## delta
==> flow/design.v <==
`timescale 1ns / 1ps
module rrc_filter #(
	parameter WIDTH = 9
)(
	input logic clk,
	input logic rst,
	input logic signed [WIDTH-1:0] filter_in,
	output logic signed [WIDTH-1:0] filter_out
);
	logic signed [WIDTH-1:0] shift_reg_out [0:31];
	logic signed [2*WIDTH-1:0] mul_sum [0:32];
	logic signed [23:0] acc_sum;
	integer i;
	always @(posedge clk or posedge rst) begin
		if(rst) begin
			for(i = 0; i < 32; i=i+1) begin
				shift_reg_out[i] <= 9'b0;
			end
		end
		else begin
			shift_reg_out[0] <= filter_in;
			for(i = 0; i < 31; i=i+1) begin
				shift_reg_out[i+1] <= shift_reg_out[i];
			end
		end
	end
	multiplier_9b #(.WIDTH(9)) MUL0(.mul_in(filter_in), .coefficient(9'd0), .mul_out(mul_sum[0]));
	multiplier_9b #(.WIDTH(9)) MUL1(.mul_in(shift_reg_out[0]), .coefficient(-9'd1), .mul_out(mul_sum[1]));
	multiplier_9b #(.WIDTH(9)) MUL2(.mul_in(shift_reg_out[1]), .coefficient(9'd1),.mul_out(mul_sum[2]));
	multiplier_9b #(.WIDTH(9)) MUL3(.mul_in(shift_reg_out[2]), .coefficient(9'd0),.mul_out(mul_sum[3]));
	multiplier_9b #(.WIDTH(9)) MUL4(.mul_in(shift_reg_out[3]), .coefficient(-9'd1),.mul_out(mul_sum[4]));
	multiplier_9b #(.WIDTH(9)) MUL5(.mul_in(shift_reg_out[4]), .coefficient(9'd2),.mul_out(mul_sum[5]));
	multiplier_9b #(.WIDTH(9)) MUL6(.mul_in(shift_reg_out[5]), .coefficient(9'd0),.mul_out(mul_sum[6]));
	multiplier_9b #(.WIDTH(9)) MUL7(.mul_in(shift_reg_out[6]), .coefficient(-9'd2),.mul_out(mul_sum[7]));
	multiplier_9b #(.WIDTH(9)) MUL8(.mul_in(shift_reg_out[7]), .coefficient(9'd2),.mul_out(mul_sum[8]));
	multiplier_9b #(.WIDTH(9)) MUL9(.mul_in(shift_reg_out[8]), .coefficient(9'd0),.mul_out(mul_sum[9]));
	multiplier_9b #(.WIDTH(9)) MUL10(.mul_in(shift_reg_out[9]), .coefficient(-9'd6),.mul_out(mul_sum[10]));
	multiplier_9b #(.WIDTH(9)) MUL11(.mul_in(shift_reg_out[10]), .coefficient(9'd8),.mul_out(mul_sum[11]));
	multiplier_9b #(.WIDTH(9)) MUL12(.mul_in(shift_reg_out[11]), .coefficient(9'd10),.mul_out(mul_sum[12]));
	multiplier_9b #(.WIDTH(9)) MUL13(.mul_in(shift_reg_out[12]), .coefficient(-9'd28),.mul_out(mul_sum[13]));
	multiplier_9b #(.WIDTH(9)) MUL14(.mul_in(shift_reg_out[13]), .coefficient(-9'd14),.mul_out(mul_sum[14]));
	multiplier_9b #(.WIDTH(9)) MUL15(.mul_in(shift_reg_out[14]), .coefficient(9'd111),.mul_out(mul_sum[15]));
	multiplier_9b #(.WIDTH(9)) MUL16(.mul_in(shift_reg_out[15]), .coefficient(9'd196),.mul_out(mul_sum[16]));
	multiplier_9b #(.WIDTH(9)) MUL17(.mul_in(shift_reg_out[16]), .coefficient(9'd111),.mul_out(mul_sum[17]));
	multiplier_9b #(.WIDTH(9)) MUL18(.mul_in(shift_reg_out[17]), .coefficient(-9'd14),.mul_out(mul_sum[18]));
	multiplier_9b #(.WIDTH(9)) MUL19(.mul_in(shift_reg_out[18]), .coefficient(-9'd28),.mul_out(mul_sum[19]));
	multiplier_9b #(.WIDTH(9)) MUL20(.mul_in(shift_reg_out[19]), .coefficient(9'd10),.mul_out(mul_sum[20]));
	multiplier_9b #(.WIDTH(9)) MUL21(.mul_in(shift_reg_out[20]), .coefficient(9'd8),.mul_out(mul_sum[21]));
	multiplier_9b #(.WIDTH(9)) MUL22(.mul_in(shift_reg_out[21]), .coefficient(-9'd6),.mul_out(mul_sum[22]));
	multiplier_9b #(.WIDTH(9)) MUL23(.mul_in(shift_reg_out[22]), .coefficient(9'd0),.mul_out(mul_sum[23]));
	multiplier_9b #(.WIDTH(9)) MUL24(.mul_in(shift_reg_out[23]), .coefficient(9'd2),.mul_out(mul_sum[24]));
	multiplier_9b #(.WIDTH(9)) MUL25(.mul_in(shift_reg_out[24]), .coefficient(-9'd2),.mul_out(mul_sum[25]));
	multiplier_9b #(.WIDTH(9)) MUL26(.mul_in(shift_reg_out[25]), .coefficient(9'd0),.mul_out(mul_sum[26]));
	multiplier_9b #(.WIDTH(9)) MUL27(.mul_in(shift_reg_out[26]), .coefficient(9'd2),.mul_out(mul_sum[27]));
	multiplier_9b #(.WIDTH(9)) MUL28(.mul_in(shift_reg_out[27]), .coefficient(-9'd1),.mul_out(mul_sum[28]));
	multiplier_9b #(.WIDTH(9)) MUL29(.mul_in(shift_reg_out[28]), .coefficient(9'd0),.mul_out(mul_sum[29]));
	multiplier_9b #(.WIDTH(9)) MUL30(.mul_in(shift_reg_out[29]), .coefficient(9'd1),.mul_out(mul_sum[30]));
	multiplier_9b #(.WIDTH(9)) MUL31(.mul_in(shift_reg_out[30]), .coefficient(-9'd1),.mul_out(mul_sum[31]));
	multiplier_9b #(.WIDTH(9)) MUL32(.mul_in(shift_reg_out[31]), .coefficient(9'd0),.mul_out(mul_sum[32]));
	always_comb begin : accumulate_sum
		acc_sum = mul_sum[0] + mul_sum[1] + mul_sum[2] + mul_sum[3] + mul_sum[4] + 
		mul_sum[5] + mul_sum[6] + mul_sum[7] + mul_sum[8] + mul_sum[9] + 
		mul_sum[10] + mul_sum[11] + mul_sum[12] + mul_sum[13] + mul_sum[14] + 
		mul_sum[15] + mul_sum[16] + mul_sum[17] + mul_sum[18] + mul_sum[19] + 
		mul_sum[20] + mul_sum[21] + mul_sum[22] + mul_sum[23] + mul_sum[24] + 
		mul_sum[25] + mul_sum[26] + mul_sum[27] + mul_sum[28] + mul_sum[29] + 
		mul_sum[30] + mul_sum[31] + mul_sum[32];  
	end
	logic signed [15:0] trunc_frac_sum;
	assign trunc_frac_sum = acc_sum[23:8];
	always_ff @( posedge clk or posedge rst ) begin : blockName
		if(rst) begin
			filter_out <= 0;
		end
		else if(trunc_frac_sum > 255) begin
			filter_out <= 255;
		end
		else if(trunc_frac_sum < -256) begin
			filter_out <= -256;
		end
		else begin
			filter_out <= trunc_frac_sum;
		end
	end
endmodule
module multiplier_9b #(
	parameter WIDTH = 9
)(
	input logic signed [WIDTH-1:0] mul_in,
	input logic signed [WIDTH-1:0] coefficient,
	output logic signed [2*WIDTH-1:0] mul_out
);
	assign mul_out = mul_in * coefficient;
endmodule
Settings: LEC_CHECK=0, CAP_MARGIN=20, CELL_PAD_IN_SITES_DETAIL_PLACEMENT=0, CELL_PAD_IN_SITES_GLOBAL_PLACEMENT=0, CORE_ASPECT_RATIO=1.04, CORE_MARGIN=2, CORE_UTILIZATION=71, GPL_ROUTABILITY_DRIVEN=0, MAX_ROUTING_LAYER=met4, PLACE_DENSITY_LB_ADDON=0.04, SETUP_SLACK_MARGIN=1.72, SLEW_MARGIN=20, TNS_END_PERCENT=50; clock period 10.4 ns.
run.sh (not shown) runs the stock make flow with config.mk's settings and CLKGATE_MAP_FILE=.
The inputs of sierra differ from those of delta as listed below.
- SETUP_SLACK_MARGIN removed (was 1.72)
- PLACE_DENSITY_LB_ADDON removed (was 0.04)
- CORE_ASPECT_RATIO removed (was 1.04)
- CORE_UTILIZATION changed from 71 to 65
- CELL_PAD_IN_SITES_DETAIL_PLACEMENT removed (was 0)
- CELL_PAD_IN_SITES_GLOBAL_PLACEMENT removed (was 0)
- TNS_END_PERCENT removed (was 50)
- MAX_ROUTING_LAYER removed (was met4)
- GPL_ROUTABILITY_DRIVEN removed (was 0)
- the clock period (ns, I/O delays scaled along) changed from 10.4 to 5.65
--- outcome ---
Across delta and sierra, a clean result was obtained everywhere but in sierra.
Number of inserted filler cells in the final layout ended up 11% higher on sierra than on delta.
Synthesis-to-finish area growth (lower): delta
Number of clock-tree buffers in the layout came out higher on sierra than on delta.
Edits applied to the flow inputs when going from sierra to yarrow:
- CORE_UTILIZATION now 40, was 65
- the clock period (ns, I/O delays scaled along) now 10.5, was 5.65
### Flow results
yarrow reached the final stage; the timing, DRC and antenna checks on its layout passed. Taking sierra as the reference, in yarrow total routing usage reported by global routing shows a reduction of 17 points, count of plain and timing-repair buffers shows a reduction of 464.

========
lagoon:
Starts from the design.v that is shown in full above.
export LEC_CHECK = 0
export ABC_AREA = 1
export CAP_MARGIN = 20
export CORE_MARGIN = 2
export CORE_UTILIZATION = 72
export CTS_CLUSTER_DIAMETER = 200
export PLACE_DENSITY_LB_ADDON = 0.04
export SETUP_SLACK_MARGIN = -0.56
export SLEW_MARGIN = 20
create_clock -name core_clock -period 5.65 [get_ports {clk}]
lagoon: complete, dirty (negative setup slack)
> inputs changed (lagoon -> indigo)
- removing PLACE_DENSITY_LB_ADDON (formerly 0.04)
- changing CORE_UTILIZATION from 72 to 71
- removing ABC_AREA (formerly 1)
- removing CTS_CLUSTER_DIAMETER (formerly 200)
- removing SETUP_SLACK_MARGIN (formerly -0.56)
- changing the clock period (ns, I/O delays scaled along) from 5.65 to 8.33
- Against lagoon as the reference, indigo delivers a lower yosys synthesis chip area.
- Against lagoon as the reference, indigo delivers a lower share of the clock period used by the worst path.
- On setup slack of the critical path after layout: between lagoon and indigo, it ends up higher for indigo.
- Between lagoon and indigo, global-route wire length before repair is lower for indigo, lagoon comes in above that.
- Compared to lagoon, the routing of indigo uses less wire.
- The flow for indigo finished, though final verification flagged negative setup slack.
- Diff lagoon and indigo: synthesized cell count higher in lagoon
- indigo against lagoon: violation count after the first detailed-route iteration moved down; clock-pin slew on the worst setup and hold paths moved down.
Input-level comparison between raven and indigo:
- an added ABC_AREA of 1
- an added CTS_CLUSTER_DIAMETER of 205
- a change of CORE_UTILIZATION from 71 to 72
- an added CTS_CLUSTER_SIZE of 25
- an added PLACE_DENSITY_LB_ADDON of 0.05
- a change of the clock period (ns, I/O delays scaled along) from 8.33 to 6.91
--- outcome ---
raven ran in full, but the layout does not pass; the checks complain about negative setup slack.
Worst setup timing slack at the placement stage in raven vs indigo: down 0.39 ns
Going from indigo to raven, the global routing usage on met3 was found to have gone up by 0.26 points.
Going from indigo to raven, total met2 wirelength after detailed routing grows by 1.0%.
The synthesis area per yosys number comes out lower for indigo vs raven.
Comparing raven and indigo, initial antenna violation count is higher on raven.
raven against indigo: fill cell instance count of the final layout moved up; post-layout worst setup margin moved down; number of antenna diodes moved up.
## Diff of input files: zinc against raven
- CTS_CLUSTER_SIZE removed (was 25)
- ABC_AREA removed (was 1)
- CTS_CLUSTER_DIAMETER removed (was 205)
- SETUP_SLACK_MARGIN newly set to 1.51
- PLACE_DENSITY_LB_ADDON changed from 0.05 to 0.18
- the clock period (ns, I/O delays scaled along) changed from 6.91 to 10.5
## What came out
zinc: done, clean on timing, DRC and antenna
Status raven: flow complete, layout not clean - negative setup slack
Looking at worst setup slack before clock tree synthesis, zinc sits 2.28 ns above raven.
Of the two values seen for launching instance or port of the critical path, shift_reg_out[14][2] was produced by raven and shift_reg_out[16][2] by zinc.
Diff raven -> zinc: final area decreased 0.0022 mm2, worst slew margin relative to its limit increased 2.0 points, sequential share of layout area increased 1.9 points.
zinc reports a higher clock-buffer cell count than raven does.
Delta (zinc minus raven): clock slew at the register clock pins of the worst setup and hold paths went down, number of signal-net buffers in the layout went down by 332, tightest hold margin saw little to no change.
Wire length: zinc vs raven down 9.8%
For amber, these inputs were changed with respect to zinc:
- putting ABC_AREA at 1 where nothing was set
- putting CORE_ASPECT_RATIO at 0.5 where nothing was set
- putting CTS_CLUSTER_DIAMETER at 200 where nothing was set
- swapping 10.5 for 8.07 in the clock period (ns, I/O delays scaled along)
Results
- Although amber finished all stages, its layout failed final checks on negative setup slack.
- No stage failed in zinc, and the final checks on the layout all came back clean.
- Minimum period implied by the final worst setup slack improves in amber relative to zinc.
- Looking only at wire length the detailed router placed on met1, and setting everything else aside, the higher value of zinc and amber goes to amber.
- amber vs. zinc: cell area saw an increase, hold slack saw an increase.
- Compare zinc and amber | wire length after detailed routing higher: amber
- On multi-input gate area in the final layout: amber sits below zinc.
- Side by side, maximum frequency turned out higher in amber than in zinc.
- Re clock skew: zinc and amber aren't equal, and the higher value belongs to amber.
